==> inputs of zinc <==
## ifft_top
module ifft_top 
     (
         input   wire           clk           ,                 
         input   wire           rst           ,                 
		 input   wire           ifft_enable   ,                 
		 input   wire  [15:0]   in_0_real     ,                 
         input   wire  [15:0]   in_1_real     ,                 
         input   wire  [15:0]   in_2_real     ,                 
         input   wire  [15:0]   in_3_real     ,                 
         input   wire  [15:0]   in_4_real     ,                 
         input   wire  [15:0]   in_5_real     ,                 
         input   wire  [15:0]   in_6_real     ,                 
         input   wire  [15:0]   in_7_real     ,                 
         input   wire  [15:0]   in_8_real     ,                 
         input   wire  [15:0]   in_9_real     ,                 
         input   wire  [15:0]   in_10_real    ,                 
         input   wire  [15:0]   in_11_real    ,                 
		 input   wire  [15:0]   in_0_imag     ,                 
         input   wire  [15:0]   in_1_imag     ,                 
         input   wire  [15:0]   in_2_imag     ,                 
         input   wire  [15:0]   in_3_imag     ,                 
         input   wire  [15:0]   in_4_imag     ,                 
         input   wire  [15:0]   in_5_imag     ,                 
         input   wire  [15:0]   in_6_imag     ,                 
         input   wire  [15:0]   in_7_imag     ,                 
         input   wire  [15:0]   in_8_imag     ,                 
         input   wire  [15:0]   in_9_imag     ,                 
         input   wire  [15:0]   in_10_imag    ,                 
         input   wire  [15:0]   in_11_imag    ,                 
		 output  wire  [15:0]   ifft_out_real ,                 
		 output  wire  [15:0]   ifft_out_imag ,                 
		 output  wire           finish                          
     );
export LEC_CHECK = 0
export CAP_MARGIN = 35
export CELL_PAD_IN_SITES_DETAIL_PLACEMENT = 1
export CELL_PAD_IN_SITES_GLOBAL_PLACEMENT = 1
export CORE_MARGIN = 3
export CORE_UTILIZATION = 40
export GPL_ROUTABILITY_DRIVEN = 1
export MIN_ROUTING_LAYER = met1
export SLEW_MARGIN = 20
create_clock -name core_clock -period 10.8 [get_ports {clk}]
run.sh (not shown) runs the stock make flow with config.mk's settings and CLKGATE_MAP_FILE=.
==> inputs of umber, as changes to zinc <==
==> flow/config.mk (replaced) <==
export PLATFORM = sky130hd
export DESIGN_NAME = ifft_top
export DESIGN_NICKNAME = ifft_top
export VERILOG_FILES = /design/flow/design.v
export SDC_FILE = /design/flow/constraint.sdc
export NUM_CORES = 4
export LEC_CHECK = 0
export CAP_MARGIN = 20
export CORE_MARGIN = 2
export CORE_UTILIZATION = 71
export CTS_CLUSTER_DIAMETER = 131
export CTS_CLUSTER_SIZE = 24
export SETUP_SLACK_MARGIN = 1.89
export SLEW_MARGIN = 20
==> flow/constraint.sdc (replaced) <==
create_clock -name core_clock -period 12.9 [get_ports {clk}]
set_input_delay 2.5800 -clock core_clock [delete_from_list [all_inputs] [get_ports {clk}]]
set_output_delay 2.5800 -clock core_clock [all_outputs]
set_load 0.01 [all_outputs]
==> inputs of violet, as changes to zinc <==
==> flow/config.mk (replaced) <==
export PLATFORM = sky130hd
export DESIGN_NAME = ifft_top
export DESIGN_NICKNAME = ifft_top
export VERILOG_FILES = /design/flow/design.v
export SDC_FILE = /design/flow/constraint.sdc
export NUM_CORES = 4
export LEC_CHECK = 0
export CAP_MARGIN = 20
export CORE_MARGIN = 2
export CORE_UTILIZATION = 44
export SLEW_MARGIN = 20
==> flow/constraint.sdc (replaced) <==
create_clock -name core_clock -period 11.7 [get_ports {clk}]
set_input_delay 2.3400 -clock core_clock [delete_from_list [all_inputs] [get_ports {clk}]]
set_output_delay 2.3400 -clock core_clock [all_outputs]
set_load 0.01 [all_outputs]
==> results.cfg <==
; yosys + openroad results
[timing]
worst_slack_ns = -1.99
setup_tns_ns = -54.19
setup_viol = 32
fin_crit_sh = 1.18

[global_routing]
grt_first_pass_wirelength_mm = 436

[final_layout]
stdcell_count = 11572
buf_share = 0.132
n_fill_cell = 21513
logic_gates = 5063

[cts]
h-tree-depth = 3

[status]
outcome = failed layout checks
so.violations = setup timing

[power]
finalPower_mw = 9.72

[setup_path]
r2r_cells = 47
cp.depth = 39
critical_path_required_ns = 8.64
(the above is from zinc)
==> results.cfg <==
; yosys + openroad results
[final_layout]
buf_share = 0.112
n_fill_cell = 6146
stdcell_count = 10029
comb_share = 0.465
logic_gates = 5063

[setup_path]
cp.depth = 42
r2r_cells = 43
critical_path_required_ns = 10.32
worstSetupPathType = reg2out

[power]
finalPower_mw = 6.53
seqPwrFrac = 0.635

[cts]
h-tree-depth = 2

[timing]
setup_tns_ns = -5.15
fin_crit_ns = 13.38
setup_viol = 23
worst_slack_ns = -0.483

[global_routing]
grt_first_pass_wirelength_mm = 388
antenna_found_initial = 52

[status]
so.violations = setup timing
outcome = failed layout checks

[detailed_routing]
wl_per_cell_um = 26.3
(the above is from umber)
==> results.cfg <==
; yosys + openroad results
[status]
outcome = failed layout checks
so.violations = setup timing

[final_layout]
logic_gates = 5064
n_fill_cell = 15930

[timing]
setup_tns_ns = -27.28
fin_crit_sh = 1.11
worst_slack_ns = -1.24
setup_viol = 32

[setup_path]
cp.depth = 41
cp_common_cell = fa_1
critical_path_required_ns = 9.36

[power]
finalPower_mw = 8.80

[cts]
h-tree-depth = 3

[global_routing]
grt_first_pass_wirelength_mm = 391
(the above is from violet)
